Design lms_core, start of the top module:
module lms_core #(
    parameter WIDTH = 16,
    parameter FRAC  = 8
)(
    input wire clk,
    input wire rst,
    input wire start,
    input wire signed [WIDTH-1:0] x_in,
    input wire signed [WIDTH-1:0] d_in,
    output reg signed [WIDTH-1:0] y_out,
    output reg signed [WIDTH-1:0] e_out,
    output reg done
);
    localparam signed [WIDTH-1:0] MU_FIXED = 16'd2; 
    reg signed [WIDTH-1:0] w0, w1, w2, w3, w4, w5, w6, w7;
    reg signed [WIDTH-1:0] x0, x1, x2, x3, x4, x5, x6, x7;
    reg [4:0] bit_idx;       
    reg signed [31:0] acc;       
    reg signed [WIDTH-1:0] w_sum;  
    reg signed [WIDTH-1:0] slice_reg; 
    reg signed [31:0] slice_shifted;
    reg signed [WIDTH-1:0] term0, term1, term2, term3, term4, term5, term6, term7;
    reg [2:0] state;
    localparam IDLE = 0, CALC_OFFSET = 1, CALC_SLICE = 2, CALC_ACC = 3, CALC_E = 4, UPDATE_W = 5;
    function signed [WIDTH-1:0] fixed_mul;
        input signed [WIDTH-1:0] a, b;
        reg signed [2*WIDTH-1:0] res;
        begin
            res = a * b;
            fixed_mul = res >>> FRAC;
        end
    endfunction
    always @(posedge clk) begin
        if (rst) begin
  ...
clock: 7.42 ns
lec_check: 0
cap_margin: 20
core_margin: 2
core_utilization: 40
slew_margin: 20
run.sh (not shown) runs the stock make flow with config.mk's settings and CLKGATE_MAP_FILE=.
The baseline produced a clean layout.
Then changed:
Settings changed: ABC_AREA set to 1, CELL_PAD_IN_SITES_DETAIL_PLACEMENT set to 0, CORE_ASPECT_RATIO set to 1.26, CORE_UTILIZATION 40 to 26, CTS_CLUSTER_DIAMETER set to 317, GPL_ROUTABILITY_DRIVEN set to 0, GPL_TIMING_DRIVEN set to 0, MIN_ROUTING_LAYER set to met1, PLACE_DENSITY set to 0.94, SETUP_SLACK_MARGIN set to 0.07.
Clock period 7.42 ns to 4.8 ns, I/O delays scaled along.
After rerunning: Now the flow failed in 5_1_grt with GRT-0232. Synthesized cell count went up by 16%. Synthesized area went up by 0.37%. Die area went up by about 54%.
Then changed:
Settings changed: CELL_PAD_IN_SITES_DETAIL_PLACEMENT 0 to not set, CORE_ASPECT_RATIO 1.26 to not set, CORE_UTILIZATION 26 to 72, CTS_CLUSTER_DIAMETER 317 to 397, CTS_CLUSTER_SIZE set to 99, GPL_ROUTABILITY_DRIVEN 0 to not set, GPL_TIMING_DRIVEN 0 to not set, MIN_ROUTING_LAYER met1 to not set, PLACE_DENSITY 0.94 to 0.42, SETUP_SLACK_MARGIN 0.07 to not set.
Clock period 4.8 ns to 2.3 ns, I/O delays scaled along.
Outcome:
- With this change the flow failed in 4_1_cts, error DPL-0038
- area after synthesis stays the same
- die size goes down by 63%
- synthesized cell count does not change
Then changed:
Settings changed: ABC_AREA 1 to not set, CELL_PAD_IN_SITES_GLOBAL_PLACEMENT set to 3, CORE_UTILIZATION 72 to 40, CTS_CLUSTER_DIAMETER 397 to not set, CTS_CLUSTER_SIZE 99 to not set, PLACE_DENSITY 0.42 to not set, SLEW_MARGIN 20 to 25.
Clock period 2.3 ns to 8.0 ns, I/O delays scaled along.
=> The new run produced a clean layout; synthesized area decreases by 0.37%; die size climbs by 78%; synthesized cell count went down by 14%.

== violet ==
lms_core again, from the RTL that the note above started with.
Settings: LEC_CHECK=0, CAP_MARGIN=20, CORE_MARGIN=2, CORE_UTILIZATION=72, PLACE_DENSITY=0.67, SETUP_SLACK_MARGIN=1.22, SLEW_MARGIN=20; clock period 7.03 ns.
violet: PASS, flow complete, no timing, DRC or antenna violations
Here is what was changed in the inputs of maple compared with violet.
- clearing PLACE_DENSITY, which used to be 0.67
- putting GPL_TIMING_DRIVEN at 0 where nothing was set
- putting CTS_CLUSTER_DIAMETER at 125 where nothing was set
- putting HOLD_SLACK_MARGIN at 0.05 where nothing was set
- putting CELL_PAD_IN_SITES_DETAIL_PLACEMENT at 1 where nothing was set
- putting CORE_ASPECT_RATIO at 0.8 where nothing was set
- putting CELL_PAD_IN_SITES_GLOBAL_PLACEMENT at 3 where nothing was set
- putting MIN_ROUTING_LAYER at met2 where nothing was set
- swapping 1.22 for 1.16 in SETUP_SLACK_MARGIN
- swapping 20 for 25 in SLEW_MARGIN
- swapping 72 for 40 in CORE_UTILIZATION
- swapping 7.03 for 7.55 in the clock period (ns, I/O delays scaled along)
Findings:
From violet to maple the numbers moved as follows: horizontal die dimension increased 110 um; yosys-reported design area after synthesis roughly the same; routed wire length now sits higher; sequential share of layout area shrank by 0.69 points; critical path depth now sits higher.
Number of resized instances in the post-cts repair step (maple / violet): 1.6
Here is what was changed in the inputs of sierra compared with maple.
- removing MIN_ROUTING_LAYER (formerly met2)
- removing CELL_PAD_IN_SITES_GLOBAL_PLACEMENT (formerly 3)
- removing GPL_TIMING_DRIVEN (formerly 0)
- changing SLEW_MARGIN from 25 to 40
- changing SETUP_SLACK_MARGIN from 1.16 to 1.26
- removing CELL_PAD_IN_SITES_DETAIL_PLACEMENT (formerly 1)
- setting PLACE_DENSITY_LB_ADDON to 0.01 for the first time
- removing CORE_ASPECT_RATIO (formerly 0.8)
- removing CTS_CLUSTER_DIAMETER (formerly 125)
- changing CORE_UTILIZATION from 40 to 70
- changing HOLD_SLACK_MARGIN from 0.05 to 0.29
- setting CTS_CLUSTER_SIZE to 48 for the first time
- changing the clock period (ns, I/O delays scaled along) from 7.55 to 4.31
Findings:
Compared with maple, sierra shows count of instances resized after the clock tree is built higher by 58%. Comparing sierra against maple, there is no change at all in fraction of the mapped netlist area in adder cells. Cmp sierra vs maple: number of buffers created by CTS lower in sierra. For the number of rows in the core area, sierra came in 15 lower than maple did. sierra terminated abnormally: global routing reported GRT-0232. [compare] base=maple new=sierra: post-placement cell area rose by about 11%; die area fell by about 40%; total setup buffers inserted after CTS rose by 41. Any difference in count of buffers inserted at the top-level ports between maple and sierra is small enough to ignore.
